==> job 5508 <==
## uSFFT
module uSFFT #(
    parameter BITWIDTH = 8,
    parameter BINPUT = 2
) (
    input wire iClk,
    input wire iRstN,
    input wire loadW,
    input wire iClr,
    input wire iAReal0,
    input wire iAImg0,
    input wire iAReal1,
    input wire iAImg1,
    input wire iBReal0,
    input wire iBImg0,
    input wire iBReal1,
    input wire iBImg1,
    input wire [BITWIDTH-1:0] iwReal,
    input wire [BITWIDTH-1:0] iwImg,
    output wire oCReal0,
    output wire oCImg0,
    output wire oCReal1,
    output wire oCImg1,
    output wire oDReal0,
    output wire oDImg0,
    output wire oDReal1,
    output wire oDImg1
);
make LEC_CHECK=0 CAP_MARGIN=35 CELL_PAD_IN_SITES_DETAIL_PLACEMENT=1 CELL_PAD_IN_SITES_GLOBAL_PLACEMENT=1 CORE_MARGIN=2 CORE_UTILIZATION=66 GPL_ROUTABILITY_DRIVEN=0 GPL_TIMING_DRIVEN=1 MIN_ROUTING_LAYER=met1 PLACE_DENSITY=0.51 SLEW_MARGIN=5 TNS_END_PERCENT=35 finish   # period 4.58 ns
run.sh (not shown) runs the stock make flow with config.mk's settings and CLKGATE_MAP_FILE=.
==> inputs of job 7768, as changes to job 5508 <==
==> flow/config.mk (replaced) <==
export PLATFORM = sky130hd
export DESIGN_NAME = uSFFT
export DESIGN_NICKNAME = uSFFT
export VERILOG_FILES = /design/flow/design.v
export SDC_FILE = /design/flow/constraint.sdc
export NUM_CORES = 4
export LEC_CHECK = 0
export CAP_MARGIN = 20
export CORE_MARGIN = 2
export CORE_UTILIZATION = 55
export CTS_CLUSTER_SIZE = 100
export SLEW_MARGIN = 20
==> flow/constraint.sdc (replaced) <==
create_clock -name core_clock -period 3.36 [get_ports {iClk}]
set_input_delay 0.6720 -clock core_clock [delete_from_list [all_inputs] [get_ports {iClk}]]
set_output_delay 0.6720 -clock core_clock [all_outputs]
set_load 0.01 [all_outputs]
==> inputs of job 1370, as changes to job 5508 <==
==> flow/config.mk (replaced) <==
export PLATFORM = sky130hd
export DESIGN_NAME = uSFFT
export DESIGN_NICKNAME = uSFFT
export VERILOG_FILES = /design/flow/design.v
export SDC_FILE = /design/flow/constraint.sdc
export NUM_CORES = 4
export LEC_CHECK = 0
export ABC_AREA = 1
export CAP_MARGIN = 20
export CORE_MARGIN = 2
export CORE_UTILIZATION = 70
export CTS_CLUSTER_DIAMETER = 364
export CTS_CLUSTER_SIZE = 16
export SETUP_SLACK_MARGIN = -0.16
export SLEW_MARGIN = 20
==> flow/constraint.sdc (replaced) <==
create_clock -name core_clock -period 1.68 [get_ports {iClk}]
set_input_delay 0.3360 -clock core_clock [delete_from_list [all_inputs] [get_ports {iClk}]]
set_output_delay 0.3360 -clock core_clock [all_outputs]
set_load 0.01 [all_outputs]
==> reports/metrics.yaml <==
hpwl_mm: 55.2
synth.distinct_cells: 31
setup_viol: 25
placedCellCount: 5041
post-route-worst-setup-slack_ps: -493
failed_checks: "negative setup slack"
status: "finished with violations"
dpl_cell_area_um2: 38000
That was job 1370.
==> reports/metrics.yaml <==
post-route-worst-setup-slack_ps: 312
setup_viol: 0
status: "timing/DRC/antenna clean"
dpl_cell_area_um2: 34200
hpwl_mm: 49.3
That was job 7768.
==> reports/metrics.yaml <==
stop_error: "[ERROR DPL-0033] detailed placement checks failed during check placement."
dpl_cell_area_um2: 33800
placedCellCount: 3880
haltStage: "clock tree synthesis (4_1_cts)"
status: "stopped before the end"
hpwl_mm: 67.4
synth.distinct_cells: 49
That was job 5508.

* * *

==> v37 <==
==> flow/design.v <==
module cntwithen #(
    parameter BITWIDTH = 4  
) (
    input wire iClk,  
    input wire iRstN,  
    input wire iEn, 
    input wire iClr, 
    output reg [BITWIDTH - 1:0] oCnt
);
    always@(posedge iClk or negedge iRstN) begin
        if(~iRstN) begin
            oCnt <= 0;
        end else begin
            if(iClr) begin
                oCnt <= 0;
            end else begin
                oCnt <= oCnt + iEn;
            end
        end
    end
endmodule
module lsz # (
    parameter BITWIDTH = 4,
    parameter LOGBITWIDTH = $clog2(BITWIDTH)  
) (
    input wire [BITWIDTH - 1: 0] iGrey,  
    output wire [BITWIDTH - 1: 0] oOneHot,  
    output reg [LOGBITWIDTH - 1: 0] lszIdx  
);
    wire [BITWIDTH - 1: 0] tc;  
    genvar i;
    assign tc[0] = ~iGrey[0]; 
    generate 
        for (i = 1; i < BITWIDTH; i = i + 1) begin
            assign tc[i] = tc[i - 1] | ~iGrey[i];
        end
    endgenerate
    genvar j;
    assign oOneHot[0] = tc[0];
    generate 
        for(j = 1; j < BITWIDTH; j = j + 1) begin
            assign oOneHot[j] = tc[j - 1] ^ tc[j];
        end
    endgenerate
    always@(*) begin
        case(oOneHot)
            'd1 : lszIdx = 'd0;
            'd2 : lszIdx = 'd1;
            'd4 : lszIdx = 'd2;
            'd8 : lszIdx = 'd3;
            'd16 : lszIdx = 'd4;
            'd32 : lszIdx = 'd5;
            'd64 : lszIdx = 'd6;
            'd128 : lszIdx = 'd7;
            'd256 : lszIdx = 'd8;
            'd512 : lszIdx = 'd9;
            default : lszIdx = 'd0;
        endcase
    end
endmodule
module sobolrng_core #(
    parameter BITWIDTH = 8
) (
    input wire iClk,  
    input wire iRstN,  
    input wire iEn,
    input wire iClr,
    input wire [BITWIDTH - 1: 0] iOneHot,  
    input wire [BITWIDTH*BITWIDTH - 1: 0] dirVec,
    output reg [BITWIDTH - 1: 0] oRand  
);
    wire [BITWIDTH * BITWIDTH - 1: 0] orVec;
    wire [BITWIDTH - 1: 0] vec;
    assign orVec[BITWIDTH - 1: 0] = iOneHot[0] ? dirVec[BITWIDTH - 1: 0] : 0;
    genvar i;
    generate 
        for(i = 1; i < BITWIDTH; i = i + 1) begin
            assign orVec[(i+1)*BITWIDTH-1:i*BITWIDTH] = orVec[i*BITWIDTH-1:(i-1)*BITWIDTH] | (iOneHot[i] ? dirVec[(i+1)*BITWIDTH-1 : i*BITWIDTH] : 0);
        end
    endgenerate
    assign vec = orVec[BITWIDTH*BITWIDTH - 1: (BITWIDTH-1)*BITWIDTH];
    always@(posedge iClk or negedge iRstN) begin
        if(~iRstN) begin
            oRand <= 0;
        end else begin
            if(iClr) begin
                oRand <= 0;
            end else begin
                if(iEn) begin
                    oRand <= oRand ^ vec;
                end else begin 
                    oRand <= oRand;
                end 
            end 
        end
    end
endmodule
module sobolrng #(
    parameter BITWIDTH = 8
) (
    input wire iClk,  
    input wire iRstN,  
    input wire iEn, 
    input wire iClr, 
    output wire [BITWIDTH - 1: 0] sobolseq
);
    wire [BITWIDTH - 1: 0] cntNum;
    wire [BITWIDTH - 1: 0] oneHot;
    wire [BITWIDTH*BITWIDTH - 1: 0] dirVec;
    cntwithen #(
        .BITWIDTH(BITWIDTH)
    ) u_cntwithen (
        .iClk(iClk),
        .iRstN(iRstN),
        .iEn(iEn),
        .iClr(iClr),
        .oCnt(cntNum)
    );
    lsz #(
        .BITWIDTH(BITWIDTH)
    ) u_lsz (
        .iGrey(cntNum),
        .oOneHot(oneHot),
        .lszIdx()
    );
        assign dirVec[1*BITWIDTH-1 : 0*BITWIDTH] = 'd128;
        assign dirVec[2*BITWIDTH-1 : 1*BITWIDTH] = 'd64;
        assign dirVec[3*BITWIDTH-1 : 2*BITWIDTH] = 'd32;
        assign dirVec[4*BITWIDTH-1 : 3*BITWIDTH] = 'd16;
        assign dirVec[5*BITWIDTH-1 : 4*BITWIDTH] = 'd8;
        assign dirVec[6*BITWIDTH-1 : 5*BITWIDTH] = 'd4;
        assign dirVec[7*BITWIDTH-1 : 6*BITWIDTH] = 'd2;
        assign dirVec[8*BITWIDTH-1 : 7*BITWIDTH] = 'd1;
    sobolrng_core #(
        .BITWIDTH(BITWIDTH)
    ) u_sobolrng_core (
        .iClk(iClk),
        .iRstN(iRstN),
        .iEn(iEn),
        .iClr(iClr),
        .iOneHot(oneHot),
        .dirVec(dirVec),
        .oRand(sobolseq)
    );
endmodule
module parallelcnt (
    input wire iClk,
    input wire iRstN,
    input wire iA,
    input wire iB,
    output wire [1:0] oC
);
    assign oC = iA + iB;
endmodule
module uSADD #(
    parameter BINPUT = 2
) (
    input wire iClk,
    input wire iRstN, 
    input wire iA,
    input wire iB,
    output wire oC
);
    wire [BINPUT-1:0] PCout;
    reg [1:0] acc;
    parallelcnt u_parallelcnt (
        .iClk(iClk),
        .iRstN(iRstN),
        .iA(iA),
        .iB(iB),
        .oC(PCout)
    );
    always@(posedge iClk or negedge iRstN) begin
        if(~iRstN) begin
            acc <= 0;
        end else begin
            acc <= acc[0] + PCout;
        end
    end
    assign oC = acc[1];
endmodule
module uSSUB #(
    parameter BINPUT = 2
) (
    input wire iClk,
    input wire iRstN, 
    input wire iA,
    input wire iB,
    output wire oC
);
    wire [BINPUT-1:0] PCout;
    reg [1:0] acc;
    parallelcnt u_parallelcnt (
        .iClk(iClk),
        .iRstN(iRstN),
        .iA(iA),
        .iB(~iB),
        .oC(PCout)
    );
    always@(posedge iClk or negedge iRstN) begin
        if(~iRstN) begin
            acc <= 0;
        end else begin
            acc <= acc[0] + PCout;
        end
    end
    assign oC = acc[1];
endmodule
module uMUL_bi #(
    parameter BITWIDTH = 8
) (
    input wire iClk,
    input wire iRstN,
    input wire iA,
    input wire [BITWIDTH - 1: 0] iB,
    input wire loadB,
    input wire iClr,
    output reg oMult
);
    reg [BITWIDTH-1:0] iB_buff;  
    wire [BITWIDTH-1:0] sobolseqIn;
    wire [BITWIDTH-1:0] sobolseq;
    wire andTop;
    wire andBot;
    wire iA_inv = ~iA;
    always@(posedge iClk or negedge iRstN) begin
        if(~iRstN) begin
            iB_buff <= 0;
        end else begin
            if(loadB) begin
                iB_buff <= iB;
            end else begin
                iB_buff <= iB_buff;
            end
        end
    end
    sobolrng #(
        .BITWIDTH(BITWIDTH)
    ) u_sobolrngTop (
        .iClk(iClk),
        .iRstN(iRstN),
        .iEn(iA_inv), 
        .iClr(iClr),
        .sobolseq(sobolseqIn)
    );
    sobolrng #(
        .BITWIDTH(BITWIDTH)
    ) u_sobolrngBot (
        .iClk(iClk),
        .iRstN(iRstN),
        .iEn(iA), 
        .iClr(iClr),
        .sobolseq(sobolseq)
    );
    assign andTop = iA_inv & ~(iB_buff > sobolseqIn);
    assign andBot = iA & (iB_buff > sobolseq);
    always@(*) begin
        oMult <= andTop | andBot;
    end
endmodule
module uButterfly #(
    parameter BITWIDTH = 8,
              BINPUT = 2
) (
    input wire iClk,
    input wire iRstN,
    input wire loadW,
    input wire iClr,
    input wire iReal0,
    input wire iImg0,
    input wire iReal1,
    input wire iImg1,
    input wire [BITWIDTH-1:0] iwReal,
    input wire [BITWIDTH-1:0] iwImg,
    output wire oReal0,
    output wire oImg0,
    output wire oReal1,
    output wire oImg1
);
    wire eq_Real1_x_wReal;
    wire eq_Real1_x_wImg;
    wire eq_Img1_x_wReal;
    wire eq_Img1_x_wImg;
    wire scalerReal0;
    wire scalerImg0;
    wire real_eq;
    wire img_eq;
    reg biZero;
    always@(posedge iClk or negedge iRstN) begin
        if(~iRstN) begin 
            biZero <= 0;
        end else begin
            biZero <= ~biZero;
        end
    end
    uMUL_bi #(
        .BITWIDTH(BITWIDTH)
    )u_uMUL_bi_Real1_x_wReal (
        .iClk(iClk),
        .iRstN(iRstN),
        .iA(iReal1),
        .iB(iwReal),
        .loadB(loadW),
        .iClr(iClr),
        .oMult(eq_Real1_x_wReal)
    );
    uMUL_bi #(
        .BITWIDTH(BITWIDTH)
    ) u_uMUL_bi_Real1_x_wImg (
        .iClk(iClk),
        .iRstN(iRstN),
        .iA(iReal1),
        .iB(iwImg),
        .loadB(loadW),
        .iClr(iClr),
        .oMult(eq_Real1_x_wImg)
    );
    uMUL_bi #(
        .BITWIDTH(BITWIDTH)
    ) u_uMUL_bi_Img1_x_wReal (
        .iClk(iClk),
        .iRstN(iRstN),
        .iA(iImg1),
        .iB(iwReal),
        .loadB(loadW),
        .iClr(iClr),
        .oMult(eq_Img1_x_wReal)
    );
    uMUL_bi #(
        .BITWIDTH(BITWIDTH)
    ) u_uMUL_bi_Img1_x_wImg (
        .iClk(iClk),
        .iRstN(iRstN),
        .iA(iImg1),
        .iB(iwImg),
        .loadB(loadW),
        .iClr(iClr),
        .oMult(eq_Img1_x_wImg)
    );
    uSSUB #(
        .BINPUT(BINPUT)
    ) u_uSSUB_realeq (
        .iClk(iClk),
        .iRstN(iRstN),
        .iA(eq_Real1_x_wReal),
        .iB(eq_Img1_x_wImg),
        .oC(real_eq)
    );
    uSADD #(
        .BINPUT(BINPUT)
    ) u_uSADD_imgeq (
        .iClk(iClk),
        .iRstN(iRstN),
        .iA(eq_Real1_x_wImg),
        .iB(eq_Img1_x_wReal),
        .oC(img_eq) 
    );
    uSADD #(
        .BINPUT(BINPUT)
    ) u_uSADD_scalerReal (
        .iClk(iClk),
        .iRstN(iRstN),
        .iA(iReal0),
        .iB(biZero),
        .oC(scalerReal0)
    );
    uSADD #(
        .BINPUT(BINPUT)
    ) uSADD_scalerImg (
        .iClk(iClk),
        .iRstN(iRstN),
        .iA(iImg0),
        .iB(biZero),
        .oC(scalerImg0)
    );
    uSADD #(
        .BINPUT(BINPUT)
    ) u_uSADD_oReal0 (
        .iClk(iClk),
        .iRstN(iRstN),
        .iA(scalerReal0),
        .iB(real_eq),
        .oC(oReal0) 
    );
    uSADD #(
        .BINPUT(BINPUT)
    ) u_uSADD_oImg0 (
        .iClk(iClk),
        .iRstN(iRstN),
        .iA(scalerImg0),
        .iB(img_eq),
        .oC(oImg0) 
    );
    uSSUB #(
        .BINPUT(BINPUT)
    ) u_uSSUB_oReal1 (
        .iClk(iClk),
        .iRstN(iRstN),
        .iA(scalerReal0),
        .iB(real_eq),
        .oC(oReal1) 
    );
    uSSUB #(
        .BINPUT(BINPUT)
    ) u_uSSUB_oImg1 (
        .iClk(iClk),
        .iRstN(iRstN),
        .iA(scalerImg0),
        .iB(img_eq),
        .oC(oImg1) 
    );
endmodule
module uSFFT #(
    parameter BITWIDTH = 8,
    parameter BINPUT = 2
) (
    input wire iClk,
    input wire iRstN,
    input wire loadW,
    input wire iClr,
    input wire iAReal0,
    input wire iAImg0,
    input wire iAReal1,
    input wire iAImg1,
    input wire iBReal0,
    input wire iBImg0,
    input wire iBReal1,
    input wire iBImg1,
    input wire [BITWIDTH-1:0] iwReal,
    input wire [BITWIDTH-1:0] iwImg,
    output wire oCReal0,
    output wire oCImg0,
    output wire oCReal1,
    output wire oCImg1,
    output wire oDReal0,
    output wire oDImg0,
    output wire oDReal1,
    output wire oDImg1
);
    wire mid1_Real0;
    wire mid1_Img0;
    wire mid1_Real1;
    wire mid1_Img1;
    wire mid2_Real0;
    wire mid2_Img0;
    wire mid2_Real1;
    wire mid2_Img1;
    uButterfly #(
        .BITWIDTH(BITWIDTH),
        .BINPUT(BINPUT)
    ) u_uButterfly_in1 (
        .iClk(iClk),
        .iRstN(iRstN),
        .loadW(loadW),
        .iClr(iClr),
        .iReal0(iAReal0),
        .iImg0(iAImg0),
        .iReal1(iAReal1),
        .iImg1(iAImg1),
        .iwReal(iwReal),
        .iwImg(iwImg),
        .oReal0(mid1_Real0),
        .oImg0(mid1_Img0),
        .oReal1(mid1_Real1),
        .oImg1(mid1_Img1)
    );
    uButterfly #(
        .BITWIDTH(BITWIDTH),
        .BINPUT(BINPUT)
    ) u_uButterfly_in2 (
        .iClk(iClk),
        .iRstN(iRstN),
        .loadW(loadW),
        .iClr(iClr),
        .iReal0(iBReal0),
        .iImg0(iBImg0),
        .iReal1(iBReal1),
        .iImg1(iBImg1),
        .iwReal(iwReal),
        .iwImg(iwImg),
        .oReal0(mid2_Real0),
        .oImg0(mid2_Img0),
        .oReal1(mid2_Real1),
        .oImg1(mid2_Img1)
    );
    uButterfly #(
        .BITWIDTH(BITWIDTH),
        .BINPUT(BINPUT)
    ) u_uButterfly_out13 (
        .iClk(iClk),
        .iRstN(iRstN),
        .loadW(loadW),
        .iClr(iClr),
        .iReal0(mid1_Real0),
        .iImg0(mid1_Img0),
        .iReal1(mid2_Real0),
        .iImg1(mid2_Img0),
        .iwReal(iwReal),
        .iwImg(iwImg),
        .oReal0(oCReal0),
        .oImg0(oCImg0),
        .oReal1(oCReal1),
        .oImg1(oCImg1)
    );
    uButterfly #(
        .BITWIDTH(BITWIDTH),
        .BINPUT(BINPUT)
    ) u_uButterfly_out24 (
        .iClk(iClk),
        .iRstN(iRstN),
        .loadW(loadW),
        .iClr(iClr),
        .iReal0(mid1_Real1),
        .iImg0(mid1_Img1),
        .iReal1(mid2_Real1),
        .iImg1(mid2_Img1),
        .iwReal(iwReal),
        .iwImg(iwImg),
        .oReal0(oDReal0),
        .oImg0(oDImg0),
        .oReal1(oDReal1),
        .oImg1(oDImg1)
    );
endmodule
==> flow/run.sh <==
#!/bin/bash
# the make line also repeats each setting of config.mk as NAME=value (left out here)
make -C /OpenROAD-flow-scripts/flow DESIGN_CONFIG=/design/flow/config.mk WORK_HOME=/design/flow/orfs CLKGATE_MAP_FILE= finish
==> flow/config.mk <==
export PLATFORM = sky130hd
export DESIGN_NAME = uSFFT
export DESIGN_NICKNAME = uSFFT
export VERILOG_FILES = /design/flow/design.v
export SDC_FILE = /design/flow/constraint.sdc
export NUM_CORES = 4
export LEC_CHECK = 0
export CAP_MARGIN = 15
export CORE_ASPECT_RATIO = 0.5
export CORE_MARGIN = 2
export CORE_UTILIZATION = 70
export CTS_CLUSTER_SIZE = 41
export SETUP_SLACK_MARGIN = 0.79
export SLEW_MARGIN = 20
==> flow/constraint.sdc <==
create_clock -name core_clock -period 3.13 [get_ports {iClk}]
set_input_delay 0.6260 -clock core_clock [delete_from_list [all_inputs] [get_ports {iClk}]]
set_output_delay 0.6260 -clock core_clock [all_outputs]
set_load 0.01 [all_outputs]
==> inputs of v27, as changes to v37 <==
ABC_AREA = 1   (was unset)
CAP_MARGIN = 20   (was 15)
CORE_ASPECT_RATIO = unset   (was 0.5)
CORE_UTILIZATION = 72   (was 70)
CTS_CLUSTER_SIZE = 98   (was 41)
SETUP_SLACK_MARGIN = -0.16   (was 0.79)
==> flow/constraint.sdc (replaced) <==
create_clock -name core_clock -period 1.68 [get_ports {iClk}]
set_input_delay 0.3360 -clock core_clock [delete_from_list [all_inputs] [get_ports {iClk}]]
set_output_delay 0.3360 -clock core_clock [all_outputs]
set_load 0.01 [all_outputs]
==> inputs of v3, as changes to v37 <==
CAP_MARGIN = 30   (was 15)
CORE_ASPECT_RATIO = unset   (was 0.5)
CORE_UTILIZATION = 53   (was 70)
CTS_CLUSTER_SIZE = 93   (was 41)
PLACE_DENSITY = 0.55   (was unset)
SETUP_SLACK_MARGIN = unset   (was 0.79)
TNS_END_PERCENT = 60   (was unset)
==> flow/constraint.sdc (replaced) <==
create_clock -name core_clock -period 4.0 [get_ports {iClk}]
set_input_delay 0.8000 -clock core_clock [delete_from_list [all_inputs] [get_ports {iClk}]]
set_output_delay 0.8000 -clock core_clock [all_outputs]
set_load 0.01 [all_outputs]
==> inputs of v33, as changes to v37 <==
CAP_MARGIN = 20   (was 15)
CORE_ASPECT_RATIO = unset   (was 0.5)
CORE_UTILIZATION = 63   (was 70)
CTS_CLUSTER_SIZE = 97   (was 41)
SETUP_SLACK_MARGIN = unset   (was 0.79)
==> flow/constraint.sdc (replaced) <==
create_clock -name core_clock -period 2.45 [get_ports {iClk}]
set_input_delay 0.4900 -clock core_clock [delete_from_list [all_inputs] [get_ports {iClk}]]
set_output_delay 0.4900 -clock core_clock [all_outputs]
set_load 0.01 [all_outputs]
==> comparison <==
- Of v37 and v27, v27 has the higher global-route usage (gap 5.5 points).
- In v27 the non-clock buffer count is higher than in v33, by 252.
- Sequential share of layout area, lowest first: v27, v33, v37, v3.
- In via count, v37 and v33 hardly differ.
- Between v33 and v27, the lower sequential power is in v33 (gap about 30%, measured against v27).
- Core utilization, highest first: v27, v37, v33, v3.
- v33 reached the layout checks and failed them: setup timing. v27 produced a layout that fails on setup timing. v3 produced a clean layout. v37 went through all stages and came out clean.
- Between v27 and v3, the lower critical path depth is in v3 (gap 3).
- Count of clock-buffer cells in the layout is the same in v3 and v33.
==> figures <==
                                                              v37                       v27                       v33           v3
Result of the run                        timing/DRC/antenna clean  finished with violations  finished with violations  timing/DRC/antenna clean
Layout check failures                                           -              setup timing              setup timing            -
Cell internal pwr                                         14.6 mW                   30.0 mW                   20.5 mW      12.1 mW
Met3 Resource Use GR                                       0.0558                    0.0627                    0.0465       0.0321
Total standard cell area after synthesis              32500 sq um               33900 sq um               32500 sq um  32500 sq um
Layout Cell Area excl Fill                            37100 sq um               41300 sq um               37800 sq um  36400 sq um
Final setup violation count                                     0                        34                         9            0
Per-cell via count in the routed design                      5.99                      5.91                      5.84         5.59
Setup Buffers After CTS                                        48                         6                        10            0
Inserted tap cell count                                       627                       607                       680          782
Routed length on met3                                     3.94 mm                   6.77 mm                   3.16 mm      1.85 mm
Wire length of the first global-routing pass               122 mm                    148 mm                    123 mm       120 mm
Arrival time at the worst endpoint                        3.16 ns                   2.74 ns                   3.05 ns      3.53 ns
Cell count listed in synth_stat.txt                          3219                      4087                      3219         3219
Fraction of the yosys area taken by sequential cells        0.459                     0.440                     0.459        0.459
Highest routed layer                                         met5                      met5                      met5         met4
CP Data Required Time                                     3.59 ns                   2.19 ns                   2.91 ns      4.48 ns
Overall die area                                      48200 sq um               48900 sq um               53400 sq um  63300 sq um
Leak                                                      15.8 nW                   18.9 nW                   16.1 nW      15.6 nW
Power and IR drop assume default switching activity.
